## design/flow/design.v

```verilog
`default_nettype none
module MagComp
  #(parameter WIDTH = 30)
  (output logic AltB, AeqB, AgtB,
   input logic [WIDTH-1:0] A,
   input logic [WIDTH-1:0] B);
  assign AltB= (A<B);
  assign AgtB= (A>B);
  assign AeqB= (A==B);
endmodule : MagComp
module Adder
  #(parameter WIDTH = 30)
  (output logic [WIDTH:0] S,
   input logic add,
   input logic [WIDTH-1:0] A,
   input logic [WIDTH-1:0] B);
  assign S = add ? A+B : A-B;
endmodule : Adder
module Multiplier
  #(parameter WIDTH = 30)
  (output logic [(WIDTH*2)-1:0] S,
   input logic [WIDTH-1:0] A,
   input logic [WIDTH-1:0] B);
  assign S = A*B;
endmodule : Multiplier
module Mux2to1
  #(parameter WIDTH = 30)
  (output logic [WIDTH-1:0]Y,
   input logic S,
   input logic [WIDTH-1:0]I0,
   input logic [WIDTH-1:0]I1);
  assign Y=S?I1:I0;
endmodule : Mux2to1
module Register
  #(parameter WIDTH = 3)
  (input logic [WIDTH-1:0] D,
   input logic en, clear,
   input logic clock,
   output logic [WIDTH-1:0] Q);
  always_ff @(posedge clock)
    if (clear)
      Q <= 0;
    else if (en)
      Q <= D;
    else
      Q <= Q;
endmodule: Register
module Counter
  #(parameter WIDTH = 4)
  (input logic clock,
   input logic clear,
   input logic en,
   output logic [WIDTH-1:0] Q);
  always_ff @(posedge clock) begin
    if (clear) begin
      Q <= 0;
    end
    else if (en) begin
      Q <= Q + 1'b1;
    end
    else begin
      Q <= Q;
    end
  end
endmodule: Counter
module Synchronizer
  (input logic async,
   input logic clock,
   output logic sync);
  logic tmp1, tmp2;
  assign tmp2 = tmp1;
  always_ff @(posedge clock)
    tmp1 <= async;
  always_ff @(posedge clock)
    sync <= tmp2;
endmodule : Synchronizer
module ShiftRegister_8_128 
  (input logic [7:0] data_in,
   input logic en,
   input logic clock, rst,
   output logic [127:0] Q);
  always_ff @(posedge clock) begin
    if (rst) begin
      Q <= 128'b0;
    end
    else if (en) begin
      Q <= {Q[119:0],data_in};
    end
    else begin
      Q <= Q;
    end
  end
endmodule : ShiftRegister_8_128
module ShiftRegister_6_96
  (input logic [5:0] data_in,
   input logic en,
   input logic clock, rst,
   output logic [95:0] Q);
  always_ff @(posedge clock) begin
    if (rst) begin
      Q <= 96'b0;
    end
    else if (en) begin
      Q <= {Q[89:0],data_in};
    end
    else begin
      Q <= Q;
    end
  end
endmodule : ShiftRegister_6_96
module ShiftRegister_48_96
  (input logic [47:0] data_in,
   input logic en,
   input logic clock, rst,
   output logic [95:0] Q);
  always_ff @(posedge clock) begin
    if (rst) begin
      Q <= 96'b0;
    end
    else if (en) begin
      Q <= {Q[47:0],data_in};
    end
    else begin
      Q <= Q;
    end
  end
endmodule : ShiftRegister_48_96
module edge_detector (
    input logic signal,
    input logic clk,
    output logic pulse
);
    logic tmp1;
    always_ff @(posedge clk) begin
        tmp1<=signal;
    end
    assign pulse = (~tmp1)& signal;
endmodule: edge_detector
module ShiftRegister_12_96
  (input logic [11:0] data_in,
   input logic en,
   input logic clock, rst,
   output logic [95:0] Q);
  always_ff @(posedge clock) begin
    if (rst) begin
      Q <= 96'b0;
    end
    else if (en) begin
      Q <= {Q[83:0],data_in};
    end
    else begin
      Q <= Q;
    end
  end
endmodule : ShiftRegister_12_96
module ShiftRegister_20_160
  (input logic [19:0] data_in,
   input logic en,
   input logic clock, rst,
   output logic [159:0] Q);
  always_ff @(posedge clock) begin
    if (rst) begin
      Q <= 160'b0;
    end
    else if (en) begin
      Q <= {Q[149:0],data_in};
    end
    else begin
      Q <= Q;
    end
  end
endmodule : ShiftRegister_20_160
module ShiftRegister_96_96
  (input logic [95:0] data_in,
   input logic en,
   input logic clock, rst,
   output logic [95:0] Q);
  always_ff @(posedge clock) begin
    if (rst) begin
      Q <= 96'b0;
    end
    else if (en) begin
      Q <= data_in;
    end
    else begin
      Q <= Q;
    end
  end
endmodule : ShiftRegister_96_96
module ShiftRegister_160_160
  (input logic [159:0] data_in,
   input logic en,
   input logic clock, rst,
   output logic [159:0] Q);
  always_ff @(posedge clock) begin
    if (rst) begin
      Q <= 160'b0;
    end
    else if (en) begin
      Q <= data_in;
    end
    else begin
      Q <= Q;
    end
  end
endmodule : ShiftRegister_160_160
module ShiftRegister_80_160
  (input logic [79:0] data_in,
   input logic en,
   input logic clock, rst,
   output logic [159:0] Q);
  always_ff @(posedge clock) begin
    if (rst) begin
      Q <= 160'b0;
    end
    else if (en) begin
      Q <= {Q[79:0],data_in};
    end
    else begin
      Q <= Q;
    end
  end
endmodule : ShiftRegister_80_160
module ShiftRegister_40_160
  (input logic [39:0] data_in,
   input logic en,
   input logic clock, rst,
   output logic [159:0] Q);
  always_ff @(posedge clock) begin
    if (rst) begin
      Q <= 160'b0;
    end
    else if (en) begin
      Q <= {Q[119:0],data_in};
    end
    else begin
      Q <= Q;
    end
  end
endmodule : ShiftRegister_40_160
`default_nettype none
module Add_Path(input logic [63:0] mat_A, mat_B,
                input logic clk, rst, add_en,
                input logic sign,
                output logic [159:0] mat_out,
                output logic finish);
    logic shift_en;
    logic [19:0] shift_in;
    logic [4:0] add1_out, add2_out;
    logic [3:0] add1_in1, add1_in2, add2_in1, add2_in2;
    Adder #(4) add1 (.S(add1_out), .add(~sign), .A(add1_in1), .B(add1_in2));
    Adder #(4) add2 (.S(add2_out), .add(~sign), .A(add2_in1), .B(add2_in2));
    assign shift_in[19:10] = {5'b0, add1_out};
    assign shift_in[9:0] = {5'b0, add2_out};
    ShiftRegister_20_160 shift1 (.data_in(shift_in), .en(shift_en), .clock(clk), .rst(rst), .Q(mat_out));
    add_fsm fsm (.mat_A(mat_A), .mat_B(mat_B), .clk(clk), .rst(rst), .add_en(add_en),
                 .add1_in1(add1_in1), .add1_in2(add1_in2), .add2_in1(add2_in1), .add2_in2(add2_in2),
                 .shift_en(shift_en), .finish(finish));
endmodule : Add_Path
module add_fsm (input logic [63:0] mat_A, mat_B,
                input logic clk, rst, add_en,
                output logic [3:0] add1_in1, add1_in2, add2_in1, add2_in2,
                output logic shift_en, finish);
    logic [3:0] mat_A_1, mat_A_2, mat_A_3, mat_A_4;
    logic [3:0] mat_A_5, mat_A_6, mat_A_7, mat_A_8;
    logic [3:0] mat_A_9, mat_A_10, mat_A_11, mat_A_12;
    logic [3:0] mat_A_13, mat_A_14, mat_A_15, mat_A_16;
    logic [3:0] mat_B_1, mat_B_2, mat_B_3, mat_B_4;
    logic [3:0] mat_B_5, mat_B_6, mat_B_7, mat_B_8;
    logic [3:0] mat_B_9, mat_B_10, mat_B_11, mat_B_12;
    logic [3:0] mat_B_13, mat_B_14, mat_B_15, mat_B_16;
    assign mat_A_1 = mat_A[63:60];
    assign mat_A_2 = mat_A[59:56];
    assign mat_A_3 = mat_A[55:52];
    assign mat_A_4 = mat_A[51:48];
    assign mat_A_5 = mat_A[47:44];
    assign mat_A_6 = mat_A[43:40];
    assign mat_A_7 = mat_A[39:36];
    assign mat_A_8 = mat_A[35:32];
    assign mat_A_9 = mat_A[31:28];
    assign mat_A_10 = mat_A[27:24];
    assign mat_A_11 = mat_A[23:20];
    assign mat_A_12 = mat_A[19:16];
    assign mat_A_13 = mat_A[15:12];
    assign mat_A_14 = mat_A[11:8];
    assign mat_A_15 = mat_A[7:4];
    assign mat_A_16 = mat_A[3:0];
    assign mat_B_1 = mat_B[63:60];
    assign mat_B_2 = mat_B[59:56];
    assign mat_B_3 = mat_B[55:52];
    assign mat_B_4 = mat_B[51:48];
    assign mat_B_5 = mat_B[47:44];
    assign mat_B_6 = mat_B[43:40];
    assign mat_B_7 = mat_B[39:36];
    assign mat_B_8 = mat_B[35:32];
    assign mat_B_9 = mat_B[31:28];
    assign mat_B_10 = mat_B[27:24];
    assign mat_B_11 = mat_B[23:20];
    assign mat_B_12 = mat_B[19:16];
    assign mat_B_13 = mat_B[15:12];
    assign mat_B_14 = mat_B[11:8];
    assign mat_B_15 = mat_B[7:4];
    assign mat_B_16 = mat_B[3:0];
    enum logic [3:0] {S,A1,A2,A3,A4,A5,A6,A7,A8,E} cur_state, n_state;
    always_comb begin
        case(cur_state)
            S: begin
                add1_in1 = 4'b0;
                add1_in2 = 4'b0;
                add2_in1 = 4'b0;
                add2_in2 = 4'b0;
                shift_en = 1'b0;
                finish = 1'b0;
                if(add_en) begin
                    n_state = A1;
                end
                else begin
                    n_state = S;
                end
            end
            A1: begin
                add1_in1 = mat_A_1;
                add1_in2 = mat_B_1;
                add2_in1 = mat_A_2;
                add2_in2 = mat_B_2;
                shift_en = 1'b1;
                finish = 1'b0;
                n_state = A2;
            end
            A2: begin
                add1_in1 = mat_A_3;
                add1_in2 = mat_B_3;
                add2_in1 = mat_A_4;
                add2_in2 = mat_B_4;
                shift_en = 1'b1;
                finish = 1'b0;
                n_state = A3;
            end
            A3: begin
                add1_in1 = mat_A_5;
                add1_in2 = mat_B_5;
                add2_in1 = mat_A_6;
                add2_in2 = mat_B_6;
                shift_en = 1'b1;
                finish = 1'b0;
                n_state = A4;
            end
            A4: begin
                add1_in1 = mat_A_7;
                add1_in2 = mat_B_7;
                add2_in1 = mat_A_8;
                add2_in2 = mat_B_8;
                shift_en = 1'b1;
                finish = 1'b0;
                n_state = A5;
            end
            A5: begin
                add1_in1 = mat_A_9;
                add1_in2 = mat_B_9;
                add2_in1 = mat_A_10;
                add2_in2 = mat_B_10;
                shift_en = 1'b1;
                finish = 1'b0;
                n_state = A6;
            end
            A6: begin
                add1_in1 = mat_A_11;
                add1_in2 = mat_B_11;
                add2_in1 = mat_A_12;
                add2_in2 = mat_B_12;
                shift_en = 1'b1;
                finish = 1'b0;
                n_state = A7;
            end
            A7: begin
                add1_in1 = mat_A_13;
                add1_in2 = mat_B_13;
                add2_in1 = mat_A_14;
                add2_in2 = mat_B_14;
                shift_en = 1'b1;
                finish = 1'b0;
                n_state = A8;
            end
            A8: begin
                add1_in1 = mat_A_15;
                add1_in2 = mat_B_15;
                add2_in1 = mat_A_16;
                add2_in2 = mat_B_16;
                shift_en = 1'b1;
                finish = 1'b0;
                n_state = E;
            end
            E: begin
                add1_in1 = 4'b0;
                add1_in2 = 4'b0;
                add2_in1 = 4'b0;
                add2_in2 = 4'b0;
                shift_en = 1'b0;
                finish = 1'b1;
                n_state = E;
            end
            default: begin
                add1_in1 = 4'b0;
                add1_in2 = 4'b0;
                add2_in1 = 4'b0;
                add2_in2 = 4'b0;
                shift_en = 1'b0;
                finish = 1'b0;
                n_state = S;
            end
        endcase
    end
    always_ff @(posedge clk) begin
        if(rst)
            cur_state <= S;
        else
            cur_state <= n_state;
    end
endmodule : add_fsm
`default_nettype none
module Multiply_Path(input logic [63:0] mat_A, mat_B,
                     input logic clk, rst, mult_en,
                     output logic [159:0] mat_out,
                     output logic finish);
    logic [3:0] mult1_in1, mult1_in2;
    logic [7:0] mult1_out;
    logic [3:0] mult2_in1, mult2_in2;
    logic [7:0] mult2_out;
    logic [3:0] mult3_in1, mult3_in2;
    logic [7:0] mult3_out;
    logic [3:0] mult4_in1, mult4_in2;
    logic [7:0] mult4_out;
    logic [3:0] mult5_in1, mult5_in2;
    logic [7:0] mult5_out;
    logic [3:0] mult6_in1, mult6_in2;
    logic [7:0] mult6_out;
    logic [3:0] mult7_in1, mult7_in2;
    logic [7:0] mult7_out;
    logic [3:0] mult8_in1, mult8_in2;
    logic [7:0] mult8_out;
    logic [7:0] add_in1, add_in2, add_in3, add_in4;
    logic [9:0] add_out;
    logic [7:0] add_in5, add_in6, add_in7, add_in8;
    logic [9:0] add_out2;
    logic layer_1_en, layer_2_en;
    Multiplier #(4) mult1(.S(mult1_out),
                          .A(mult1_in1),
                          .B(mult1_in2));
    Multiplier #(4) mult2(.S(mult2_out),
                          .A(mult2_in1),
                          .B(mult2_in2));
    Multiplier #(4) mult3(.S(mult3_out),
                          .A(mult3_in1),
                          .B(mult3_in2));
    Multiplier #(4) mult4(.S(mult4_out),
                          .A(mult4_in1),
                          .B(mult4_in2));
    Multiplier #(4) mult5(.S(mult5_out),
                          .A(mult5_in1),
                          .B(mult5_in2));
    Multiplier #(4) mult6(.S(mult6_out),
                          .A(mult6_in1),
                          .B(mult6_in2));
    Multiplier #(4) mult7(.S(mult7_out),
                          .A(mult7_in1),
                          .B(mult7_in2));
    Multiplier #(4) mult8(.S(mult8_out),
                          .A(mult8_in1),
                          .B(mult8_in2));
    Register #(32) layer_1_reg(.D({mult1_out, mult2_out, mult3_out, mult4_out}),
                               .en(layer_1_en),
                               .clock(clk),
                               .clear(rst),
                               .Q({add_in1, add_in2, add_in3, add_in4}));
    Register #(32) layer_1_2_reg(.D({mult5_out, mult6_out, mult7_out, mult8_out}),
                                 .en(layer_1_en),
                                 .clock(clk),
                                 .clear(rst),
                                 .Q({add_in5, add_in6, add_in7, add_in8}));
    assign add_out = add_in1 + add_in2 + add_in3 + add_in4;
    assign add_out2 = add_in5 + add_in6 + add_in7 + add_in8;
    ShiftRegister_20_160 shift_register(.data_in({add_out, add_out2}),
                                      .en(layer_2_en),
                                      .clock(clk),
                                      .rst(rst),
                                      .Q(mat_out));
    mult_fsm fsm(.mat_A(mat_A),
                 .mat_B(mat_B),
                 .clk(clk),
                 .rst(rst),
                 .mult_en(mult_en),
                 .mult1_in1(mult1_in1),
                 .mult1_in2(mult1_in2),
                 .mult2_in1(mult2_in1),
                 .mult2_in2(mult2_in2),
                 .mult3_in1(mult3_in1),
                 .mult3_in2(mult3_in2),
                 .mult4_in1(mult4_in1),
                 .mult4_in2(mult4_in2),
                 .mult5_in1(mult5_in1),
                 .mult5_in2(mult5_in2),
                 .mult6_in1(mult6_in1),
                 .mult6_in2(mult6_in2),
                 .mult7_in1(mult7_in1),
                 .mult7_in2(mult7_in2),
                 .mult8_in1(mult8_in1),
                 .mult8_in2(mult8_in2),
                 .layer_1_en(layer_1_en),
                 .layer_2_en(layer_2_en),
                 .finish(finish));
endmodule : Multiply_Path
module mult_fsm(input logic [63:0] mat_A, mat_B,
                input logic clk, rst, mult_en,
                output logic [3:0] mult1_in1, mult1_in2,
                output logic [3:0] mult2_in1, mult2_in2,
                output logic [3:0] mult3_in1, mult3_in2,
                output logic [3:0] mult4_in1, mult4_in2,
                output logic [3:0] mult5_in1, mult5_in2,
                output logic [3:0] mult6_in1, mult6_in2,
                output logic [3:0] mult7_in1, mult7_in2,
                output logic [3:0] mult8_in1, mult8_in2,
                output logic layer_1_en, layer_2_en, finish);
    logic [3:0] mat_A_1, mat_A_2, mat_A_3, mat_A_4;
    logic [3:0] mat_A_5, mat_A_6, mat_A_7, mat_A_8;
    logic [3:0] mat_A_9, mat_A_10, mat_A_11, mat_A_12;
    logic [3:0] mat_A_13, mat_A_14, mat_A_15, mat_A_16;
    logic [3:0] mat_B_1, mat_B_2, mat_B_3, mat_B_4;
    logic [3:0] mat_B_5, mat_B_6, mat_B_7, mat_B_8;
    logic [3:0] mat_B_9, mat_B_10, mat_B_11, mat_B_12;
    logic [3:0] mat_B_13, mat_B_14, mat_B_15, mat_B_16;
    assign mat_A_1 = mat_A[63:60];
    assign mat_A_2 = mat_A[59:56];
    assign mat_A_3 = mat_A[55:52];
    assign mat_A_4 = mat_A[51:48];
    assign mat_A_5 = mat_A[47:44];
    assign mat_A_6 = mat_A[43:40];
    assign mat_A_7 = mat_A[39:36];
    assign mat_A_8 = mat_A[35:32];
    assign mat_A_9 = mat_A[31:28];
    assign mat_A_10 = mat_A[27:24];
    assign mat_A_11 = mat_A[23:20];
    assign mat_A_12 = mat_A[19:16];
    assign mat_A_13 = mat_A[15:12];
    assign mat_A_14 = mat_A[11:8];
    assign mat_A_15 = mat_A[7:4];
    assign mat_A_16 = mat_A[3:0];
    assign mat_B_1 = mat_B[63:60];
    assign mat_B_2 = mat_B[59:56];
    assign mat_B_3 = mat_B[55:52];
    assign mat_B_4 = mat_B[51:48];
    assign mat_B_5 = mat_B[47:44];
    assign mat_B_6 = mat_B[43:40];
    assign mat_B_7 = mat_B[39:36];
    assign mat_B_8 = mat_B[35:32];
    assign mat_B_9 = mat_B[31:28];
    assign mat_B_10 = mat_B[27:24];
    assign mat_B_11 = mat_B[23:20];
    assign mat_B_12 = mat_B[19:16];
    assign mat_B_13 = mat_B[15:12];
    assign mat_B_14 = mat_B[11:8];
    assign mat_B_15 = mat_B[7:4];
    assign mat_B_16 = mat_B[3:0];
    enum logic [4:0] {S,M1,M2A1,M3A2,M4A3,M5A4,M6A5,M7A6,M8A7,A8,E} cur_state, n_state;
    always_comb begin
        case(cur_state)
            S: begin
                mult1_in1 = 4'b0;
                mult1_in2 = 4'b0;
                mult2_in1 = 4'b0;
                mult2_in2 = 4'b0;
                mult3_in1 = 4'b0;
                mult3_in2 = 4'b0;
                mult4_in1 = 4'b0;
                mult4_in2 = 4'b0;
                mult5_in1 = 4'b0;
                mult5_in2 = 4'b0;
                mult6_in1 = 4'b0;
                mult6_in2 = 4'b0;
                mult7_in1 = 4'b0;
                mult7_in2 = 4'b0;
                mult8_in1 = 4'b0;
                mult8_in2 = 4'b0;
                layer_1_en = 1'b0;
                layer_2_en = 1'b0;
                finish = 1'b0;
                if(mult_en)
                    n_state = M1;
                else
                    n_state = S;
            end
            M1: begin
                mult1_in1 = mat_A_1;
                mult1_in2 = mat_B_1;
                mult2_in1 = mat_A_2;
                mult2_in2 = mat_B_5;
                mult3_in1 = mat_A_3;
                mult3_in2 = mat_B_9;
                mult4_in1 = mat_A_4;
                mult4_in2 = mat_B_13;
                mult5_in1 = mat_A_1;
                mult5_in2 = mat_B_2;
                mult6_in1 = mat_A_2;
                mult6_in2 = mat_B_6;
                mult7_in1 = mat_A_3;
                mult7_in2 = mat_B_10;
                mult8_in1 = mat_A_4;
                mult8_in2 = mat_B_14;
                layer_1_en = 1'b1;
                layer_2_en = 1'b0;
                finish = 1'b0;
                n_state = M2A1;
            end
            M2A1: begin
                mult1_in1 = mat_A_1;
                mult1_in2 = mat_B_3;
                mult2_in1 = mat_A_2;
                mult2_in2 = mat_B_7;
                mult3_in1 = mat_A_3;
                mult3_in2 = mat_B_11;
                mult4_in1 = mat_A_4;
                mult4_in2 = mat_B_15;
                mult5_in1 = mat_A_1;
                mult5_in2 = mat_B_4;
                mult6_in1 = mat_A_2;
                mult6_in2 = mat_B_8;
                mult7_in1 = mat_A_3;
                mult7_in2 = mat_B_12;
                mult8_in1 = mat_A_4;
                mult8_in2 = mat_B_16;
                layer_1_en = 1'b1;
                layer_2_en = 1'b1;
                finish = 1'b0;
                n_state = M3A2;
            end
            M3A2: begin
                mult1_in1 = mat_A_5;
                mult1_in2 = mat_B_1;
                mult2_in1 = mat_A_6;
                mult2_in2 = mat_B_5;
                mult3_in1 = mat_A_7;
                mult3_in2 = mat_B_9;
                mult4_in1 = mat_A_8;
                mult4_in2 = mat_B_13;
                mult5_in1 = mat_A_5;
                mult5_in2 = mat_B_2;
                mult6_in1 = mat_A_6;
                mult6_in2 = mat_B_6;
                mult7_in1 = mat_A_7;
                mult7_in2 = mat_B_10;
                mult8_in1 = mat_A_8;
                mult8_in2 = mat_B_14;
                layer_1_en = 1'b1;
                layer_2_en = 1'b1;
                finish = 1'b0;
                n_state = M4A3;
            end
            M4A3: begin
                mult1_in1 = mat_A_5;
                mult1_in2 = mat_B_3;
                mult2_in1 = mat_A_6;
                mult2_in2 = mat_B_7;
                mult3_in1 = mat_A_7;
                mult3_in2 = mat_B_11;
                mult4_in1 = mat_A_8;
                mult4_in2 = mat_B_15;
                mult5_in1 = mat_A_5;
                mult5_in2 = mat_B_4;
                mult6_in1 = mat_A_6;
                mult6_in2 = mat_B_8;
                mult7_in1 = mat_A_7;
                mult7_in2 = mat_B_12;
                mult8_in1 = mat_A_8;
                mult8_in2 = mat_B_16;
                layer_1_en = 1'b1;
                layer_2_en = 1'b1;
                finish = 1'b0;
                n_state = M5A4;
            end
            M5A4: begin
                mult1_in1 = mat_A_9;
                mult1_in2 = mat_B_1;
                mult2_in1 = mat_A_10;
                mult2_in2 = mat_B_5;
                mult3_in1 = mat_A_11;
                mult3_in2 = mat_B_9;
                mult4_in1 = mat_A_12;
                mult4_in2 = mat_B_13;
                mult5_in1 = mat_A_9;
                mult5_in2 = mat_B_2;
                mult6_in1 = mat_A_10;
                mult6_in2 = mat_B_6;
                mult7_in1 = mat_A_11;
                mult7_in2 = mat_B_10;
                mult8_in1 = mat_A_12;
                mult8_in2 = mat_B_14;
                layer_1_en = 1'b1;
                layer_2_en = 1'b1;
                finish = 1'b0;
                n_state = M6A5;
            end
            M6A5: begin
                mult1_in1 = mat_A_9;
                mult1_in2 = mat_B_3;
                mult2_in1 = mat_A_10;
                mult2_in2 = mat_B_7;
                mult3_in1 = mat_A_11;
                mult3_in2 = mat_B_11;
                mult4_in1 = mat_A_12;
                mult4_in2 = mat_B_15;
                mult5_in1 = mat_A_9;
                mult5_in2 = mat_B_4;
                mult6_in1 = mat_A_10;
                mult6_in2 = mat_B_8;
                mult7_in1 = mat_A_11;
                mult7_in2 = mat_B_12;
                mult8_in1 = mat_A_12;
                mult8_in2 = mat_B_16;
                layer_1_en = 1'b1;
                layer_2_en = 1'b1;
                finish = 1'b0;
                n_state = M7A6;
            end
            M7A6: begin
                mult1_in1 = mat_A_13;
                mult1_in2 = mat_B_1;
                mult2_in1 = mat_A_14;
                mult2_in2 = mat_B_5;
                mult3_in1 = mat_A_15;
                mult3_in2 = mat_B_9;
                mult4_in1 = mat_A_16;
                mult4_in2 = mat_B_13;
                mult5_in1 = mat_A_13;
                mult5_in2 = mat_B_2;
                mult6_in1 = mat_A_14;
                mult6_in2 = mat_B_6;
                mult7_in1 = mat_A_15;
                mult7_in2 = mat_B_10;
                mult8_in1 = mat_A_16;
                mult8_in2 = mat_B_14;
                layer_1_en = 1'b1;
                layer_2_en = 1'b1;
                finish = 1'b0;
                n_state = M8A7;
            end
            M8A7: begin
                mult1_in1 = mat_A_13;
                mult1_in2 = mat_B_3;
                mult2_in1 = mat_A_14;
                mult2_in2 = mat_B_7;
                mult3_in1 = mat_A_15;
                mult3_in2 = mat_B_11;
                mult4_in1 = mat_A_16;
                mult4_in2 = mat_B_15;
                mult5_in1 = mat_A_13;
                mult5_in2 = mat_B_4;
                mult6_in1 = mat_A_14;
                mult6_in2 = mat_B_8;
                mult7_in1 = mat_A_15;
                mult7_in2 = mat_B_12;
                mult8_in1 = mat_A_16;
                mult8_in2 = mat_B_16;
                layer_1_en = 1'b1;
                layer_2_en = 1'b1;
                finish = 1'b0;
                n_state = A8;
            end
            A8: begin
                mult1_in1 = 4'b0;
                mult1_in2 = 4'b0;
                mult2_in1 = 4'b0;
                mult2_in2 = 4'b0;
                mult3_in1 = 4'b0;
                mult3_in2 = 4'b0;
                mult4_in1 = 4'b0;
                mult4_in2 = 4'b0;
                mult5_in1 = 4'b0;
                mult5_in2 = 4'b0;
                mult6_in1 = 4'b0;
                mult6_in2 = 4'b0;
                mult7_in1 = 4'b0;
                mult7_in2 = 4'b0;
                mult8_in1 = 4'b0;
                mult8_in2 = 4'b0;
                layer_1_en = 1'b0;
                layer_2_en = 1'b1;
                finish = 1'b0;
                n_state = E;
            end
            E: begin
                mult1_in1 = 4'b0;
                mult1_in2 = 4'b0;
                mult2_in1 = 4'b0;
                mult2_in2 = 4'b0;
                mult3_in1 = 4'b0;
                mult3_in2 = 4'b0;
                mult4_in1 = 4'b0;
                mult4_in2 = 4'b0;
                mult5_in1 = 4'b0;
                mult5_in2 = 4'b0;
                mult6_in1 = 4'b0;
                mult6_in2 = 4'b0;
                mult7_in1 = 4'b0;
                mult7_in2 = 4'b0;
                mult8_in1 = 4'b0;
                mult8_in2 = 4'b0;
                layer_1_en = 1'b0;
                layer_2_en = 1'b0;
                finish = 1'b1;
                n_state = E;
            end
            default: begin
                mult1_in1 = 4'b0;
                mult1_in2 = 4'b0;
                mult2_in1 = 4'b0;
                mult2_in2 = 4'b0;
                mult3_in1 = 4'b0;
                mult3_in2 = 4'b0;
                mult4_in1 = 4'b0;
                mult4_in2 = 4'b0;
                mult5_in1 = 4'b0;
                mult5_in2 = 4'b0;
                mult6_in1 = 4'b0;
                mult6_in2 = 4'b0;
                mult7_in1 = 4'b0;
                mult7_in2 = 4'b0;
                mult8_in1 = 4'b0;
                mult8_in2 = 4'b0;
                layer_1_en = 1'b0;
                layer_2_en = 1'b0;
                finish = 1'b0;
                n_state = S;
            end
        endcase
    end
    always_ff @(posedge clk) begin
        if(rst)
            cur_state <= S;
        else
            cur_state <= n_state;
    end
endmodule : mult_fsm
`default_nettype none
module Matrix_Calculator 
    (input logic [7:0] data_in,
     input logic enter, sw,
     input logic [1:0] operation,
     input logic clk, rst,
     output logic [4:0] data_out,
     output logic finish, error,
     output logic [3:0] index);
    logic input_en;
    logic[127:0] input_matrix;
    logic[1:0] input_op;
    logic[159:0] add_output, mul_output;
    logic[159:0] selected_output;
    logic[63:0] input_matrix_A, input_matrix_B;
    logic add_en, mul_en;
    logic add_finish, mul_finish;
    logic switch_pulse, enter_pulse;
    assign input_matrix_A = input_matrix[127:64];
    assign input_matrix_B = input_matrix[63:0];
    ShiftRegister_8_128 shift_register(.data_in(data_in),
                                      .en(enter_pulse && input_en),
                                      .clock(clk),
                                      .rst(rst),
                                      .Q(input_matrix));
    Register #(2) op_reg(.D(operation),
                         .en(enter_pulse && input_en),
                         .clock(clk),
                         .clear(rst),
                         .Q(input_op));
    Mux2to1 #(160) output_mux(.Y(selected_output),
                             .I1(add_output),
                             .I0(mul_output),
                             .S(input_op[1]));
    matrix_calc_fsm fsm(.clk(clk),
                        .rst(rst),
                        .enter(enter_pulse),
                        .add_finish(add_finish),
                        .mul_finish(mul_finish),
                        .finish(finish),
                        .input_op(input_op),
                        .input_en(input_en),
                        .error(error),
                        .mul_en(mul_en),
                        .add_en(add_en));
    Add_Path add_logic(.mat_A(input_matrix_A),
                       .mat_B(input_matrix_B),
                       .clk(clk),
                       .rst(rst),
                       .add_en(add_en),
                       .sign(input_op[0]),
                       .mat_out(add_output),
                       .finish(add_finish));
    Multiply_Path mul_logic(.mat_A(input_matrix_A),
                            .mat_B(input_matrix_B),
                            .clk(clk),
                            .rst(rst),
                            .mult_en(mul_en),
                            .mat_out(mul_output),
                            .finish(mul_finish));
    edge_detector sw_de(.clk(clk),
                        .signal(sw),
                        .pulse(switch_pulse));
    edge_detector ed_de(.clk(clk),
                        .signal(enter),
                        .pulse(enter_pulse));
    logic [4:0] index_count;
    Counter #(5) index_counter(.clock(clk),
                               .clear(rst),
                               .en(finish && switch_pulse),
                               .Q(index_count));
    assign index = index_count[4:1];
    always_comb begin
        case(index_count)
            5'b0000_0: data_out = selected_output[159:155];
            5'b0000_1: data_out = selected_output[154:150];
            5'b0001_0: data_out = selected_output[149:145];
            5'b0001_1: data_out = selected_output[144:140];
            5'b0010_0: data_out = selected_output[139:135];
            5'b0010_1: data_out = selected_output[134:130];
            5'b0011_0: data_out = selected_output[129:125];
            5'b0011_1: data_out = selected_output[124:120];
            5'b0100_0: data_out = selected_output[119:115];
            5'b0100_1: data_out = selected_output[114:110];
            5'b0101_0: data_out = selected_output[109:105];
            5'b0101_1: data_out = selected_output[104:100];
            5'b0110_0: data_out = selected_output[99:95];
            5'b0110_1: data_out = selected_output[94:90];
            5'b0111_0: data_out = selected_output[89:85];
            5'b0111_1: data_out = selected_output[84:80];
            5'b1000_0: data_out = selected_output[79:75];
            5'b1000_1: data_out = selected_output[74:70];
            5'b1001_0: data_out = selected_output[69:65];
            5'b1001_1: data_out = selected_output[64:60];
            5'b1010_0: data_out = selected_output[59:55];
            5'b1010_1: data_out = selected_output[54:50];
            5'b1011_0: data_out = selected_output[49:45];
            5'b1011_1: data_out = selected_output[44:40];
            5'b1100_0: data_out = selected_output[39:35];
            5'b1100_1: data_out = selected_output[34:30];
            5'b1101_0: data_out = selected_output[29:25];
            5'b1101_1: data_out = selected_output[24:20];
            5'b1110_0: data_out = selected_output[19:15];
            5'b1110_1: data_out = selected_output[14:10];
            5'b1111_0: data_out = selected_output[9:5];
            5'b1111_1: data_out = selected_output[4:0];
            default: data_out = 5'b0;
        endcase
    end
endmodule : Matrix_Calculator
module matrix_calc_fsm (input logic clk, rst,
                        input logic enter,
                        input logic [1:0] input_op,
                        input logic add_finish, mul_finish,
                        output logic finish,
                        output logic input_en, error,
                        output logic mul_en, add_en);
    enum logic [4:0] {S,S1,S2,S3,S4,S5,S6,S7,S8,
                      S9,S10,S11,S12,S13,S14,S15,S16,
                      M,A,E,F} cur_state, n_state;
    always_comb begin
        case(cur_state)
            S: begin
                input_en = 1'b1;
                error = 1'b0;
                mul_en = 1'b0;
                add_en = 1'b0;
                finish = 1'b0;
                if(enter) begin
                    n_state = S1;
                end
                else begin
                    n_state = S;
                end
            end
            S1: begin
                input_en = 1'b1;
                error = 1'b0;
                mul_en = 1'b0;
                add_en = 1'b0;
                finish = 1'b0;
                if(enter) begin
                    n_state = S2;
                end
                else begin
                    n_state = S1;
                end
            end
            S2: begin
                input_en = 1'b1;
                error = 1'b0;
                mul_en = 1'b0;
                add_en = 1'b0;
                finish = 1'b0;
                if(enter) begin
                    n_state = S3;
                end
                else begin
                    n_state = S2;
                end
            end
            S3: begin
                input_en = 1'b1;
                error = 1'b0;
                mul_en = 1'b0;
                add_en = 1'b0;
                finish = 1'b0;
                if(enter) begin
                    n_state = S4;
                end
                else begin
                    n_state = S3;
                end
            end
            S4: begin
                input_en = 1'b1;
                error = 1'b0;
                mul_en = 1'b0;
                add_en = 1'b0;
                finish = 1'b0;
                if(enter) begin
                    n_state = S5;
                end
                else begin
                    n_state = S4;
                end
            end
            S5: begin
                input_en = 1'b1;
                error = 1'b0;
                mul_en = 1'b0;
                add_en = 1'b0;
                finish = 1'b0;
                if(enter) begin
                    n_state = S6;
                end
                else begin
                    n_state = S5;
                end
            end
            S6: begin
                input_en = 1'b1;
                error = 1'b0;
                mul_en = 1'b0;
                add_en = 1'b0;
                finish = 1'b0;
                if(enter) begin
                    n_state = S7;
                end
                else begin
                    n_state = S6;
                end
            end
            S7: begin
                input_en = 1'b1;
                error = 1'b0;
                mul_en = 1'b0;
                add_en = 1'b0;
                finish = 1'b0;
                if(enter) begin
                    n_state = S8;
                end
                else begin
                    n_state = S7;
                end
            end
            S8: begin
                input_en = 1'b1;
                error = 1'b0;
                mul_en = 1'b0;
                add_en = 1'b0;
                finish = 1'b0;
                if(enter) begin
                    n_state = S9;
                end
                else begin
                    n_state = S8;
                end
            end
            S9: begin
                input_en = 1'b1;
                error = 1'b0;
                mul_en = 1'b0;
                add_en = 1'b0;
                finish = 1'b0;
                if(enter) begin
                    n_state = S10;
                end
                else begin
                    n_state = S9;
                end
            end
            S10: begin
                input_en = 1'b1;
                error = 1'b0;
                mul_en = 1'b0;
                add_en = 1'b0;
                finish = 1'b0;
                if(enter) begin
                    n_state = S11;
                end
                else begin
                    n_state = S10;
                end
            end
            S11: begin
                input_en = 1'b1;
                error = 1'b0;
                mul_en = 1'b0;
                add_en = 1'b0;
                finish = 1'b0;
                if(enter) begin
                    n_state = S12;
                end
                else begin
                    n_state = S11;
                end
            end
            S12: begin
                input_en = 1'b1;
                error = 1'b0;
                mul_en = 1'b0;
                add_en = 1'b0;
                finish = 1'b0;
                if(enter) begin
                    n_state = S13;
                end
                else begin
                    n_state = S12;
                end
            end
            S13: begin
                input_en = 1'b1;
                error = 1'b0;
                mul_en = 1'b0;
                add_en = 1'b0;
                finish = 1'b0;
                if(enter) begin
                    n_state = S14;
                end
                else begin
                    n_state = S13;
                end
            end
            S14: begin
                input_en = 1'b1;
                error = 1'b0;
                mul_en = 1'b0;
                add_en = 1'b0;
                finish = 1'b0;
                if(enter) begin
                    n_state = S15;
                end
                else begin
                    n_state = S14;
                end
            end
            S15: begin
                input_en = 1'b1;
                error = 1'b0;
                mul_en = 1'b0;
                add_en = 1'b0;
                finish = 1'b0;
                if(enter) begin
                    n_state = S16;
                end
                else begin
                    n_state = S15;
                end
            end
            S16: begin
                input_en = 1'b0;
                mul_en = 1'b0;
                add_en = 1'b0;
                finish = 1'b0;
                if (input_op == 2'b00) begin
                    n_state = M;
                    error = 1'b0;
                    mul_en = 1'b1;
                end
                else if (input_op[1] == 1'b1) begin
                    n_state = A;
                    error = 1'b0;
                    add_en = 1'b1;
                end
                else begin
                    n_state = F;
                    error = 1'b1;
                end
            end
            F: begin
                input_en = 1'b0;
                error = 1'b1;
                mul_en = 1'b0;
                add_en = 1'b0;
                finish = 1'b0;
                n_state = F;
            end
            M: begin
                input_en = 1'b0;
                mul_en = 1'b0;
                add_en = 1'b0;
                error = 1'b0;
                if (mul_finish) begin
                    n_state = E;
                    finish = 1'b1;
                end
                else begin
                    n_state = M;
                    finish = 1'b0;
                end
            end
            A: begin
                input_en = 1'b0;
                mul_en = 1'b0;
                add_en = 1'b0;
                error = 1'b0;
                if (add_finish) begin
                    n_state = E;
                    finish = 1'b1;
                end
                else begin
                    n_state = A;
                    finish = 1'b0;
                end
            end
            E: begin
                input_en = 1'b0;
                mul_en = 1'b0;
                add_en = 1'b0;
                error = 1'b0;
                finish = 1'b1;
                n_state = E;
            end
            default: begin
                input_en = 1'b0;
                mul_en = 1'b0;
                add_en = 1'b0;
                error = 1'b0;
                finish = 1'b0;
                n_state = S;
            end
        endcase
    end
    always_ff @(posedge clk) begin
        if(rst)
            cur_state <= S;
        else
            cur_state <= n_state;
    end
endmodule : matrix_calc_fsm
`default_nettype none
module my_chip (
    input logic [11:0] io_in,  
    output logic [11:0] io_out,  
    input logic clock,
    input logic reset  
);
    logic [7:0] data_in;
    logic enter, sw;
    logic rst;
    logic [1:0] operation;
    logic [4:0] data_out;
    logic finish, error;
    logic [3:0] index;
    Synchronizer sync1(.async(io_in[0]), .clock(clock), .sync(data_in[0]));
    Synchronizer sync2(.async(io_in[1]), .clock(clock), .sync(data_in[1]));
    Synchronizer sync3(.async(io_in[2]), .clock(clock), .sync(data_in[2]));
    Synchronizer sync4(.async(io_in[3]), .clock(clock), .sync(data_in[3]));
    Synchronizer sync5(.async(io_in[4]), .clock(clock), .sync(data_in[4]));
    Synchronizer sync6(.async(io_in[5]), .clock(clock), .sync(data_in[5]));
    Synchronizer sync7(.async(io_in[6]), .clock(clock), .sync(data_in[6]));
    Synchronizer sync8(.async(io_in[7]), .clock(clock), .sync(data_in[7]));
    Synchronizer sync9(.async(io_in[8]), .clock(clock), .sync(enter));
    Synchronizer sync10(.async(io_in[9]), .clock(clock), .sync(sw));
    Synchronizer sync11(.async(io_in[10]), .clock(clock), .sync(operation[0]));
    Synchronizer sync12(.async(io_in[11]), .clock(clock), .sync(operation[1]));
    Synchronizer sync13(.async(reset), .clock(clock), .sync(rst));
    assign io_out[4:0] = data_out[4:0];
    assign io_out[5] = finish;
    assign io_out[6] = error;
    assign io_out[10:7] = index[3:0];
    assign io_out[11] = 1'b0;
    Matrix_Calculator matrix_calculator(.data_in(data_in),
                                        .enter(enter),
                                        .sw(sw),
                                        .operation(operation), 
                                        .clk(clock), 
                                        .rst(rst), 
                                        .data_out(data_out), 
                                        .finish(finish), 
                                        .error(error), 
                                        .index(index));
endmodule
```

## design/flow/run.sh

```bash
#!/bin/bash
# the make line also repeats each setting of config.mk as NAME=value (left out here)
make -C /OpenROAD-flow-scripts/flow DESIGN_CONFIG=/design/flow/config.mk WORK_HOME=/design/flow/orfs CLKGATE_MAP_FILE= finish
```

## design/flow/config.mk

```make
export PLATFORM = sky130hd
export DESIGN_NAME = my_chip
export DESIGN_NICKNAME = my_chip
export VERILOG_FILES = /design/flow/design.v
export SDC_FILE = /design/flow/constraint.sdc
export NUM_CORES = 4
export LEC_CHECK = 0
export CAP_MARGIN = 20
export CORE_MARGIN = 2
export CORE_UTILIZATION = 72
export CTS_CLUSTER_DIAMETER = 29
export CTS_CLUSTER_SIZE = 21
export GPL_ROUTABILITY_DRIVEN = 0
export GPL_TIMING_DRIVEN = 1
export HOLD_SLACK_MARGIN = 0.29
export MAX_ROUTING_LAYER = met5
export PLACE_DENSITY_LB_ADDON = 0.2
export SETUP_SLACK_MARGIN = 2.65
export SLEW_MARGIN = 20
export TNS_END_PERCENT = 35
```

## design/flow/constraint.sdc

```tcl
create_clock -name core_clock -period 9.26 [get_ports {clock}]
set_input_delay 1.8520 -clock core_clock [delete_from_list [all_inputs] [get_ports {clock}]]
set_output_delay 1.8520 -clock core_clock [all_outputs]
set_load 0.01 [all_outputs]
```

==> results of run 1 <==
==> cell type report <==
type                    instances  area, um2  area share [%]
flip-flops and latches        509      10200           34.95
repair buffers                 61      554.3           1.899
clock inverters                73      983.4           3.370
inverters                      68      255.2          0.8746
well taps                     455      569.3           1.951
clock buffers                 112       2628           9.004
multi-input cells            2324      13990           47.95
==> metrics by stage <==
stage	total power, mW	area (um2)	hold WS [ns]
after global routing	6.245	29180	0.3275
after global placement	2.350	25540	0.3117
after detailed placement	2.352	25540	0.3128
final	6.126	29180	0.3235
after CTS	6.127	29150	0.3256
after floorplan	2.323	25430	0.3096
==> metal layers <==
| metal | track usage [%] | up-vias | share of wire (%) |
|---|---|---|---|
| li1 | - | 10610 | - |
| met1 | 46.72 | 11000 | 36 |
| met2 | 65.36 | 1467 | 46 |
| met3 | 9.264 | 434 | 9.7 |
| met4 | 31.78 | 0 | 8.8 |
| met5 | 0 | - | 0 |
==> results.cfg, run 1 <==
; implementation run metrics
[power_and_ir_drop]
clockPowerShare_pct = 62.2
maxPowerGroup = clock
pg_comb_mw = 0.0987
power.density_nw_per_um2 = 209.9
combPwrFrac_pct = 1.6
power_frac_seq_pct = 36.2
pg_seq_mw = 2.22
netSwitchingFraction_pct = 22.13
power_leakage_nw = 10.56
ir_worst_vdd_uv = 226.4
p_int_mw = 4.770
powerClk_mw = 3.81
power_switching_mw = 1.356

[worst_setup_path]
rr_worst_depth = 14
cp.arrival_ns = 4.42
crit_end = io_out[3]
required_ns = 7.41
cp_num_buf_inv = 2
worstSetupEndpointType = output port
reg2reg_from = matrix_calculator.mul_logic.fsm.cur_state[6]
timing.critical_path.from = matrix_calculator.index_counter.Q[4]
crit_slowest_cell = dfxtp_1
critPathTopFamily = AND-OR/OR-AND gates
path_class = flip-flop to output port
crit_fanout = 24
start_kind = flip-flop
r2r_slack_ns = 4.65
crit_path_cell_trace = clkinv_1, ha_1, nor4_1, o311ai_0, a211oi_1, a222oi_1, o2111ai_1, clkdlybuf4s50_1
cpPeakStageDelay_ns = 0.85
reg2reg_to = matrix_calculator.mul_logic.layer_1_2_reg.Q[23]
worst-path-stages = 8

[global_routing]
grt_pass1_vias = 22810
antenna_found_initial = 0
track_usage_pct = 40.57
grt_pass1_wl_mm = 117.9
grt_overflow = 0
grt_max_degree = 252

[final_timing]
setup_violations = 0
worst_pin_slew_ns = 1.186
setup_tns_ns = 0
period_used_pct = 67.68
setup_slack_ns = 2.993
hold_violations = 0
rsz0062_at_grt = no
fmax_ghz = 0.1596
final-max-slew-violation-count = 0
slew_headroom_pct = 20.94
fin_worst_skew_ns = 0.01869
period_needed_ns = 6.267

[synth]
fp_nets = 3341
top_area_share_pct = 40.07
synth_cell_types = 68
yosys.area.top_type = dfxtp_1
synthTopCellsByArea = dfxtp_1 40%, nand2_1 13%, a21oi_1 9.3%, ha_1 6.4%, fa_1 5.2%
ys_cells = 3131
synthAoiAreaFrac_pct = 19.15
synthCells = 3131
synthTopCellsByCount = 888 x nand2_1, 509 x dfxtp_1, 472 x a21oi_1
yosys_warnings = 11
synth_flops = 509
top_cell = nand2_1
ys_sh_xor_pct = 1.412
top_logic_kind = simple AND/OR/NAND/NOR gates
synthSimpleGateAreaFrac_pct = 20.67
syn-cell-area_um2 = 25430
synthArstFlopShare_pct = 0
flop_cell = dfxtp_1
avgSynthCellArea_um2 = 8.122
synth.cellmix.adderShare_pct = 11.59
ys_chip_area_um2 = 25430
edf_count = 0
ys_seq_share_pct = 40.07
yosys-mux-area-fraction_pct = 2.017

[die]
die_h_um = 191.9
ios = 26
core-area_um2 = 34630
rows = 68
floorplan.core_util_pct = 73.44
dieArea_um2 = 36840
die_w_um = 191.9

[cts]
post_cts_hold_buffer_count = 0
clockBufferDepth = 3
clkSinkCount = 509
clkTransAtPathRegs_ns = 0.06
cts_tree = yes
numCtsBuffers = 98
htree_num_levels = 3
cts_setup_buffers = 0
insertion_delay_ns = 0.62
root_buffer = clkbuf_16
cts_resized = 0

[cells_and_area]
fillers = 1873
finalNonFillerCells = 3602
areaGrowthSynthToFinish_pct = 14.76
fin_nets = 3272
final_core_util_pct = 84.28

[worst_hold_path]
worstHoldEndpoint = sync2.sync
holdCritPathClass = flip-flop to flip-flop
whs_path_depth = 0
hp-start = sync2.tmp1

[placement]
dp_slack_ns = 3.803
placed_cells = 3416
io_buffers = 24
dp.final_hpwl_mm = 45.15

[drt]
ant_nets = 0
antenna-diode-count = 0
dr.pass1.iters = 8
via_count = 23510
route.detailed.wl_per_inst_um = 20.79
dr.first_iter.drc_count = 3150
vias_per_cell = 6.527
wirelength_mm = 74.87
drc = 0

[outcome]
status = finished clean

[job]
warnings = 38
cap_violations = 0
==> run 2, diff against run 1 <==
- CAP_MARGIN: 20 -> 40
- CORE_MARGIN: 2 -> 7
- CORE_UTILIZATION: 72 -> 40
- CTS_CLUSTER_DIAMETER: 29 -> 111
- CTS_CLUSTER_SIZE: 21 -> default
- GPL_ROUTABILITY_DRIVEN: 0 -> default
- GPL_TIMING_DRIVEN: 1 -> 0
- HOLD_SLACK_MARGIN: 0.29 -> default
- MAX_ROUTING_LAYER: met5 -> default
- MIN_ROUTING_LAYER: default -> met1
- PLACE_DENSITY_LB_ADDON: 0.2 -> default
- SETUP_SLACK_MARGIN: 2.65 -> default
- TNS_END_PERCENT: 35 -> 45
- clock period: 9.26 -> 9.94 ns (I/O delays scaled with it)
==> results.cfg, run 2 <==
; implementation run metrics
[outcome]
status = finished clean

[drt]
dr.pass1.iters = 6
route.detailed.wl_per_inst_um = 20.35
ant_nets = 0
vias_per_cell = 5.547
antenna-diode-count = 0
dr.first_iter.drc_count = 2143
via_count = 22880
wirelength_mm = 83.92
drc = 0

[cts]
numCtsBuffers = 55
htree_num_levels = 2
root_buffer = clkbuf_16
cts_resized = 0
post_cts_hold_buffer_count = 0
cts_tree = yes
clockBufferDepth = 3
cts_setup_buffers = 0
clkSinkCount = 509
clkTransAtPathRegs_ns = 0.06
insertion_delay_ns = 0.64

[synth]
synthCells = 3131
edf_count = 0
synthArstFlopShare_pct = 0
yosys-mux-area-fraction_pct = 2.017
yosys_warnings = 11
yosys.area.top_type = dfxtp_1
synthSimpleGateAreaFrac_pct = 20.67
ys_cells = 3131
ys_sh_xor_pct = 1.412
synth.cellmix.adderShare_pct = 11.59
syn-cell-area_um2 = 25430
ys_seq_share_pct = 40.07
synth_flops = 509
ys_chip_area_um2 = 25430
avgSynthCellArea_um2 = 8.122
synthAoiAreaFrac_pct = 19.15
synthTopCellsByCount = 888 x nand2_1, 509 x dfxtp_1, 472 x a21oi_1
synth_cell_types = 68
flop_cell = dfxtp_1
synthTopCellsByArea = dfxtp_1 40%, nand2_1 13%, a21oi_1 9.3%, ha_1 6.4%, fa_1 5.2%
fp_nets = 3341
top_area_share_pct = 40.07
top_logic_kind = simple AND/OR/NAND/NOR gates
top_cell = nand2_1

[global_routing]
grt_pass1_vias = 21860
antenna_found_initial = 0
track_usage_pct = 22.93
grt_overflow = 0
grt_max_degree = 16
grt_pass1_wl_mm = 128.8

[power_and_ir_drop]
clockPowerShare_pct = 51.1
power.density_nw_per_um2 = 153.8
combPwrFrac_pct = 2.7
netSwitchingFraction_pct = 22.47
powerClk_mw = 2.27
power_leakage_nw = 10.20
pg_comb_mw = 0.121
p_int_mw = 3.450
power_switching_mw = 0.9999
ir_worst_vdd_uv = 131.6
power_mw = 4.450
power_frac_seq_pct = 46.2
maxPowerGroup = clock
pg_seq_mw = 2.06

[worst_hold_path]
whs_path_depth = 0
hp-start = sync6.tmp1
worstHoldEndpoint = sync6.sync
holdCritPathClass = flip-flop to flip-flop

[worst_setup_path]
worstSetupEndpointType = output port
timing.critical_path.from = matrix_calculator.index_counter.Q[1]
crit_slowest_cell = clkbuf_1
path_class = flip-flop to output port
crit_fanout = 10
crit_path_frequent_cell = clkbuf_1
critPathTopFamily = buffers and inverters
reg2reg_from = matrix_calculator.mul_logic.fsm.cur_state[6]
rr_worst_depth = 16
cpPeakStageDelay_ns = 0.70
r2r_slack_ns = 5.10
cp_num_buf_inv = 3
crit_path_cell_trace = ha_1, clkbuf_1, clkbuf_1, a222oi_1, o41ai_1, o22ai_1, o2111ai_1, clkdlybuf4s50_1
reg2reg_to = matrix_calculator.mul_logic.layer_1_reg.Q[31]
cp.arrival_ns = 4.27
required_ns = 7.95
crit_end = io_out[3]
worst-path-stages = 8
start_kind = flip-flop

[final_timing]
worst_pin_slew_ns = 1.041
slew_headroom_pct = 30.58
period_needed_ns = 6.259
rsz0062_at_grt = no
hold_violations = 0
setup_violations = 0
period_used_pct = 62.97
setup_tns_ns = 0
final-max-slew-violation-count = 0
fmax_ghz = 0.1598
fin_worst_skew_ns = 0.03535
setup_slack_ns = 3.681

[die]
rows = 92
ios = 26
dieArea_um2 = 70830
die_h_um = 266.1
die_w_um = 266.1
floorplan.core_util_pct = 40.39
core-area_um2 = 62970

[placement]
dpl_cell_area_um2 = 26880
dp.final_hpwl_mm = 63.20
gp_congestion = 0.9542
io_buffers = 24
placed_cells = 4016
dp_slack_ns = 4.403

[job]
warnings = 30
cap_violations = 0

[cells_and_area]
fin_area_um2 = 28930
finalNonFillerCells = 4124
fillers = 6364
fin_nets = 3441
areaGrowthSynthToFinish_pct = 13.77
==> run 2: final cells by class <==
class / instances / area, um2 / area share [%]
inverter: 68 / 255.2 / 0.8822
multi-input combinational: 2324 / 13980 / 48.30
buffer: 230 / 1035 / 3.576
clock buffer: 68 / 1465 / 5.064
tap: 846 / 1059 / 3.659
sequential: 509 / 10190 / 35.22
clock inverter: 36 / 550.5 / 1.903
timing repair buffer: 43 / 402.9 / 1.392
==> run 2: routing by layer <==
| layer | GRT usage (%) | vias up | share of wire, % |
|---|---|---|---|
| met5 | 0 | - | 0 |
| met4 | 8.166 | 0 | 3.9 |
| met3 | 3.377 | 194 | 6.7 |
| met2 | 37.74 | 826 | 45 |
| met1 | 30.60 | 10920 | 44 |
| li1 | - | 10940 | - |
==> run 2: stage by stage <==
step,utilization (%),hold WS [ns]
floorplan,-,0.3096
global placement,42.45,0.3103
detailed placement,42.69,0.3121
CTS,45.89,0.3252
global route,45.95,0.3283
finish,45.95,0.3237
==> run 3, diff against run 2 <==
- CAP_MARGIN: 40 -> 20
- CORE_MARGIN: 7 -> 2
- CTS_CLUSTER_DIAMETER: 111 -> 256
- GPL_TIMING_DRIVEN: 0 -> default
- MIN_ROUTING_LAYER: met1 -> default
==> results.cfg, run 3 <==
; implementation run metrics
[worst_setup_path]
critPathTopFamily = AND-OR/OR-AND gates
worst-path-stages = 8
timing.critical_path.from = matrix_calculator.index_counter.Q[4]
crit_path_cell_trace = clkinv_1, ha_1, nor4_1, o311ai_0, a211oi_1, a222oi_1, o2111ai_1, clkdlybuf4s50_1
rr_worst_depth = 15
crit_slowest_cell = dfxtp_1
cpPeakStageDelay_ns = 0.85
cp_num_buf_inv = 2
crit_fanout = 24
r2r_slack_ns = 5.62
reg2reg_to = matrix_calculator.mul_logic.layer_1_2_reg.Q[31]
required_ns = 7.95
start_kind = flip-flop
worstSetupEndpointType = output port
cp.arrival_ns = 4.46
crit_end = io_out[3]
path_class = flip-flop to output port
reg2reg_from = matrix_calculator.mul_logic.fsm.cur_state[10]

[drt]
ant_nets = 0
drc = 0
vias_per_cell = 5.510
route.detailed.wl_per_inst_um = 17.87
wirelength_mm = 69.98
via_count = 21580
dr.pass1.iters = 7
antenna-diode-count = 0
dr.first_iter.drc_count = 1810

[synth]
fp_nets = 3341
top_cell = nand2_1
synth.cellmix.adderShare_pct = 11.59
top_logic_kind = simple AND/OR/NAND/NOR gates
top_area_share_pct = 40.07
synth_flops = 509
edf_count = 0
ys_chip_area_um2 = 25430
synthCells = 3131
flop_cell = dfxtp_1
ys_cells = 3131
synth_cell_types = 68
yosys-mux-area-fraction_pct = 2.017
yosys_warnings = 11
ys_seq_share_pct = 40.07
avgSynthCellArea_um2 = 8.122
synthSimpleGateAreaFrac_pct = 20.67
synthTopCellsByCount = 888 x nand2_1, 509 x dfxtp_1, 472 x a21oi_1
ys_sh_xor_pct = 1.412
syn-cell-area_um2 = 25430
synthTopCellsByArea = dfxtp_1 40%, nand2_1 13%, a21oi_1 9.3%, ha_1 6.4%, fa_1 5.2%
synthAoiAreaFrac_pct = 19.15
synthArstFlopShare_pct = 0
yosys.area.top_type = dfxtp_1

[final_timing]
rsz0062_at_grt = no
period_needed_ns = 6.447
hold_violations = 0
slew_headroom_pct = 28.59
setup_violations = 0
setup_tns_ns = 0
fin_worst_skew_ns = 0.02770
final-max-slew-violation-count = 0
worst_pin_slew_ns = 1.071
period_used_pct = 64.86
fmax_ghz = 0.1551
setup_slack_ns = 3.493

[global_routing]
grt_pass1_wl_mm = 111.7
antenna_found_initial = 0
grt_overflow = 0
grt_max_degree = 101
busiest_layer = met2
grtUsageMet1_pct = 27.92
met2_usage_pct = 34.24
grt_pass1_vias = 20480
track_usage_pct = 20.74
met3_usage_pct = 2.951

[placement]
placed_cells = 3817
dp_slack_ns = 4.163
io_buffers = 24
gp_congestion = 0.9359
dp.final_hpwl_mm = 47.44

[worst_hold_path]
worstHoldEndpoint = sync9.sync
hp-start = sync9.tmp1
holdCritPathClass = flip-flop to flip-flop
whs_path_depth = 0

[power_and_ir_drop]
maxPowerGroup = clock
power_switching_mw = 0.9397
clockPowerShare_pct = 50.0
p_int_mw = 3.358
pg_comb_mw = 0.0932
power_leakage_nw = 9.809
ir_worst_vdd_uv = 149.3
power_frac_seq_pct = 47.9
power.density_nw_per_um2 = 153.5
netSwitchingFraction_pct = 21.86
pg_seq_mw = 2.06
powerClk_mw = 2.15
combPwrFrac_pct = 2.2

[cts]
root_buffer = clkbuf_16
cts_resized = 0
insertion_delay_ns = 0.62
post_cts_hold_buffer_count = 0
htree_num_levels = 2
clkSinkCount = 509
cts_setup_buffers = 0
clkTransAtPathRegs_ns = 0.06
clockBufferDepth = 3
numCtsBuffers = 54
cts_tree = yes

[cells_and_area]
areaGrowthSynthToFinish_pct = 10.13
fin_nets = 3237
final_core_util_pct = 44.48
finalNonFillerCells = 3917

[die]
die_w_um = 256.1
core-area_um2 = 62970
die_h_um = 256.1
ios = 26
floorplan.core_util_pct = 40.39
dieArea_um2 = 65610
rows = 92

[outcome]
status = finished clean

[job]
cap_violations = 0
warnings = 32
## run 3: per-layer routing
layer | part of all wire, % | vias to the layer above | wire (um)
met5 | 0 | - | 0
met1 | 45 | 10320 | 31610
met3 | 5.3 | 132 | 3737
li1 | - | 10500 | -
met2 | 47 | 627 | 32590
met4 | 2.9 | 0 | 2042
## run 3: area by class of cell
type                       instances  area [um2]
clock buffer                      75        1572
tap                              846        1059
clock inverter                    25       330.3
timing repair buffer              70       585.6
fill                            6263       34960
inverter                          68       255.2
multi-input combinational       2324       14010
sequential                       509       10200
## run 3: metrics by stage
stage | power [mW] | instance area (um2) | hold slack (ns)
2_1_floorplan | 2.164 | 25430 | 0.3096
3_3_place_gp | 2.194 | 26090 | 0.3103
3_5_place_dp | 2.195 | 26100 | 0.3136
4_1_cts | 4.339 | 28000 | 0.3275
5_1_grt | 4.438 | 28010 | 0.3359
6_report | 4.298 | 28010 | 0.3234
==> run 4, diff against run 3 <==
- ABC_AREA: default -> 1
- CAP_MARGIN: 20 -> 0
- CORE_UTILIZATION: 40 -> 72
- CTS_CLUSTER_DIAMETER: 256 -> 319
- CTS_CLUSTER_SIZE: default -> 14
- GPL_ROUTABILITY_DRIVEN: default -> 0
- PLACE_DENSITY_LB_ADDON: default -> 0.06
- SETUP_SLACK_MARGIN: default -> 1.11
- TNS_END_PERCENT: 45 -> default
- clock period: 9.94 -> 3.84 ns (I/O delays scaled with it)
==> results.cfg, run 4 <==
; implementation run metrics
[outcome]
status = finished clean

[die]
die_w_um = 196.9
die_h_um = 196.9
rows = 70
core-area_um2 = 36610
dieArea_um2 = 38760
floorplan.core_util_pct = 73.16
ios = 26

[power_and_ir_drop]
power.density_nw_per_um2 = 322.5
power_switching_mw = 2.352
netSwitchingFraction_pct = 23.84
combPwrFrac_pct = 5.2
maxPowerGroup = registers
pg_seq_mw = 5.46
ir_worst_vdd_uv = 402.7
clockPowerShare_pct = 39.5
power_leakage_nw = 13.81
p_int_mw = 7.513
power_frac_seq_pct = 55.3
powerClk_mw = 3.90
pg_comb_mw = 0.509

[final_timing]
fmax_ghz = 0.2938
fin_worst_skew_ns = 0.02803
final-max-slew-violation-count = 0
rsz0062_at_grt = yes
period_needed_ns = 3.403
setup_violations = 0
period_used_pct = 88.63
setup_tns_ns = 0
worst_pin_slew_ns = 1.031
hold_violations = 0
whs_ns = 0.3274
slew_headroom_pct = 31.09

[worst_setup_path]
cp_num_buf_inv = 5
worstSetupEndpointType = flip-flop
crit_path_cell_trace = inv_2, nand2_2, inv_2, nand3_4, inv_12, o22ai_2, nand2_2, fa_1, fa_1, inv_1, ha_1, a31oi_1, xnor2_1, o21ai_0, inv_1
reg2reg_from = matrix_calculator.mul_logic.fsm.cur_state[9]
r2r_slack_ns = 0.44
reg2reg_to = matrix_calculator.mul_logic.layer_1_2_reg.Q[21]
start_kind = flip-flop
path_class = flip-flop to flip-flop
cp.arrival_ns = 3.89
crit_fanout = 24
timing.critical_path.from = matrix_calculator.mul_logic.fsm.cur_state[9]
crit_slowest_cell = fa_1
critPathTopFamily = adder cells
required_ns = 4.32
worst-path-stages = 15
crit_end = matrix_calculator.mul_logic.layer_1_2_reg.Q[21]
cpPeakStageDelay_ns = 0.58
rr_worst_depth = 15

[cts]
insertion_delay_ns = 0.59
root_buffer = clkbuf_16
clockBufferDepth = 3
cts_tree = yes
numCtsBuffers = 42
clkSinkCount = 509
htree_num_levels = 2
clkTransAtPathRegs_ns = 0.07

[global_routing]
antenna_found_initial = 0
track_usage_pct = 39.49
grt_pass1_wl_mm = 122.6
grt_pass1_vias = 24470
grt_overflow = 0
grt_max_degree = 173

[drt]
wl_met2_mm = 37.95
antenna-diode-count = 0
met3_length_mm = 7.745
ant_nets = 0
via_count = 26050
wirelength_mm = 81.56
drc = 0
wl_met1_mm = 28.65
dr.first_iter.drc_count = 2919
highest_layer = met4
vias_per_cell = 6.225
dr.pass1.iters = 8
route.detailed.wl_per_inst_um = 19.49

[placement]
dpl_cell_area_um2 = 27430
dp.final_hpwl_mm = 49.60
io_buffers = 24
placed_cells = 4068

[worst_hold_path]
hp-start = sync10.tmp1
whs_path_depth = 0
worstHoldEndpoint = sync10.sync
holdCritPathClass = flip-flop to flip-flop

[synth]
ys_chip_area_um2 = 26780
synthTopCellsByArea = dfxtp_1 38%, nor2_1 9.9%, nand2_1 9.6%, o21ai_0 8.7%, ha_1 6.1%
synth_flops = 509
synthCells = 3728
top_logic_kind = simple AND/OR/NAND/NOR gates
top_area_share_pct = 38.05
synthArstFlopShare_pct = 0
synthAoiAreaFrac_pct = 16.86
top_cell = nor2_1
flop_cell = dfxtp_1
synthSimpleGateAreaFrac_pct = 23.35
ys_cells = 3728
synth.cellmix.adderShare_pct = 11.01
edf_count = 0
synth_cell_types = 44
yosys.area.top_type = dfxtp_1
yosys_warnings = 11
syn-cell-area_um2 = 26780
fp_nets = 3938
ys_sh_xor_pct = 1.439
synthTopCellsByCount = 705 x nor2_1, 688 x nand2_1, 509 x dfxtp_1
avgSynthCellArea_um2 = 7.184
ys_seq_share_pct = 38.05
yosys-mux-area-fraction_pct = 0

[cells_and_area]
fin_area_um2 = 30590
fillers = 2221
fin_nets = 3926
finalNonFillerCells = 4185
areaGrowthSynthToFinish_pct = 14.22

[job]
warnings = 39
cap_violations = 0
## run 4: layer usage
layer / GRT usage [%] / vias up
li1: - / 11950
met1: 44.80 / 12000
met2: 65.87 / 1624
met3: 8.282 / 486
met4: 29.38 / 0
met5: 0 / -
## run 4: cell type report
type / count / area, um2 / area share, %
inverters: 383 / 1541 / 5.039
well taps: 468 / 585.6 / 1.914
clock inverters: 2 / 20.02 / 0.06544
clock buffers: 43 / 1076 / 3.517
multi-input cells: 2633 / 15500 / 50.68
repair buffers: 147 / 1618 / 5.288
flip-flops and latches: 509 / 10250 / 33.50
## run 4: what timing repair did
action | in CTS | in global routing
pin swaps | 55 | 80
hold buffers | 0 | 0
setup buffers | 46 | 20
gates resized | 201 | 165
setup endpoints to repair | 64 | 113
cloned | 3 | 3
## run 4: through the flow
step           total power, mW  utilization (%)  setup WS, ns
2_1_floorplan            5.874                -        0.7779
6_report                 9.865            83.56        0.4367
5_1_grt                  10.10            83.56        0.3248
4_1_cts                  9.812            81.24        0.6327
3_3_place_gp             5.980            74.92        0.3258
3_5_place_dp             6.000            74.92        0.3060
==> run 5, diff against run 4 <==
- ABC_AREA: 1 -> default
- CAP_MARGIN: 0 -> 20
- CTS_CLUSTER_DIAMETER: 319 -> default
- CTS_CLUSTER_SIZE: 14 -> default
- GPL_ROUTABILITY_DRIVEN: 0 -> default
- PLACE_DENSITY_LB_ADDON: 0.06 -> default
- SETUP_SLACK_MARGIN: 1.11 -> -0.09
- clock period: 3.84 -> 4.36 ns (I/O delays scaled with it)
==> results.cfg, run 5 <==
; implementation run metrics
[synth]
synthArstFlopShare_pct = 0
synthAoiAreaFrac_pct = 19.15
yosys.area.top_type = dfxtp_1
synth_cell_types = 68
synthTopCellsByArea = dfxtp_1 40%, nand2_1 13%, a21oi_1 9.3%, ha_1 6.4%, fa_1 5.2%
edf_count = 0
synthCells = 3131
synth.cellmix.adderShare_pct = 11.59
ys_cells = 3131
top_cell = nand2_1
synth_flops = 509
ys_sh_xor_pct = 1.412
flop_cell = dfxtp_1
top_logic_kind = simple AND/OR/NAND/NOR gates
top_area_share_pct = 40.07
ys_seq_share_pct = 40.07
ys_chip_area_um2 = 25430
yosys_warnings = 11
avgSynthCellArea_um2 = 8.122
synthTopCellsByCount = 888 x nand2_1, 509 x dfxtp_1, 472 x a21oi_1
synthSimpleGateAreaFrac_pct = 20.67
yosys-mux-area-fraction_pct = 2.017
fp_nets = 3341
syn-cell-area_um2 = 25430

[cts]
numCtsBuffers = 50
htree_num_levels = 2
clockBufferDepth = 3
root_buffer = clkbuf_16
cts_tree = yes
insertion_delay_ns = 0.61
cts_setup_buffers = 0
clkSinkCount = 509
clkTransAtPathRegs_ns = 0.06

[die]
rows = 68
die_w_um = 191.9
die_h_um = 191.9
core-area_um2 = 34630
dieArea_um2 = 36840
ios = 26
floorplan.core_util_pct = 73.44

[global_routing]
track_usage_pct = 37.20
grt_max_degree = 173
antenna_found_initial = 0
grt_overflow = 0
grt_pass1_wl_mm = 109.0
grt_pass1_vias = 21210

[power_and_ir_drop]
pg_seq_mw = 4.69
power.density_nw_per_um2 = 339.5
powerClk_mw = 4.48
power_switching_mw = 2.038
combPwrFrac_pct = 2.3
ir_worst_vdd_uv = 375.3
power_leakage_nw = 9.913
power_mw = 9.390
pg_comb_mw = 0.219
netSwitchingFraction_pct = 21.70
p_int_mw = 7.352
power_frac_seq_pct = 50.0
maxPowerGroup = registers
clockPowerShare_pct = 47.7

[worst_setup_path]
timing.critical_path.from = matrix_calculator.index_counter.Q[0]
cp.arrival_ns = 3.58
crit_fanout = 20
cpPeakStageDelay_ns = 0.61
rr_worst_depth = 15
reg2reg_from = matrix_calculator.mul_logic.fsm.cur_state[10]
worst-path-stages = 9
worstSetupEndpointType = output port
r2r_slack_ns = 0.29
path_class = flip-flop to output port
critPathTopFamily = AND-OR/OR-AND gates
crit_end = io_out[1]
crit_path_cell_trace = inv_1, ha_2, buf_4, a222oi_1, nor2_1, o21ai_0, o311a_1, nand4_1, clkdlybuf4s50_1
start_kind = flip-flop
reg2reg_to = matrix_calculator.mul_logic.layer_1_reg.Q[7]
crit_slowest_cell = a222oi_1
cp_num_buf_inv = 3
required_ns = 3.49

[worst_hold_path]
worstHoldEndpoint = sync5.sync
holdCritPathClass = flip-flop to flip-flop
whs_path_depth = 0
hp-start = sync5.tmp1

[drt]
via_count = 22350
antenna-diode-count = 0
vias_per_cell = 6.293
route.detailed.wl_per_inst_um = 19.39
dr.pass1.iters = 6
ant_nets = 0
wirelength_mm = 68.86
drc = 0
dr.first_iter.drc_count = 2295

[final_timing]
worst_pin_slew_ns = 1.078
period_used_pct = 102.2
hold_violations = 0
slew_headroom_pct = 28.02
setup_violations = 1
fmax_ghz = 0.2245
fin_worst_skew_ns = 0.02352
period_needed_ns = 4.454
final-max-slew-violation-count = 0
setup_slack_ns = -0.09392

[job]
warnings = 34
cap_violations = 0

[cells_and_area]
fin_area_um2 = 27660
fillers = 2443
fin_nets = 3265
seqCellArea_um2 = 10200
areaGrowthSynthToFinish_pct = 8.748
final_core_util_pct = 79.86
combGateArea_um2 = 14010

[outcome]
status = complete, but fails checks
violatedChecks = setup timing

[placement]
dp.final_hpwl_mm = 46.91
io_buffers = 24
dpl_cell_area_um2 = 25900
gp_congestion = 0.9974
[run 5: metal layers]
layer / wire [um] / up-vias / GRT usage, %
met5: 0 / - / 0
met4: 4450 / 0 / 23.64
met3: 5422 / 253 / 7.528
met2: 32430 / 958 / 60.52
met1: 26560 / 10580 / 45.14
li1: - / 10550 / -
[run 5: what timing repair did]
action	4_1_cts	5_1_grt
endpoints found under the setup margin	3	5
pin swaps	0	1
resized	2	8
hold buffers	0	0
[run 5: layout make-up]
| cell class | instances | area share [%] |
|---|---|---|
| clock inverters | 16 | 0.6560 |
| repair buffers | 102 | 3.221 |
| multi-input cells | 2324 | 50.66 |
| well taps | 455 | 2.059 |
| flip-flops and latches | 509 | 36.88 |
| clock buffers | 77 | 5.583 |
| inverters | 68 | 0.9456 |
[run 5: through the flow]
step                      hold WS [ns]   TNS, ns  std cells  worst slack (ns)
final                           0.3262  -0.09392       3551          -0.09392
after global routing            0.3323   -0.3584       3551           -0.1190
after CTS                       0.3258   -0.1228       3551          -0.08783
after detailed placement        0.3132         0       3458            0.3201
after global placement          0.3096         0       3458            0.4096
after floorplan                 0.3096         0       3131            0.5134
Power is estimated from default activity; no workload was simulated.
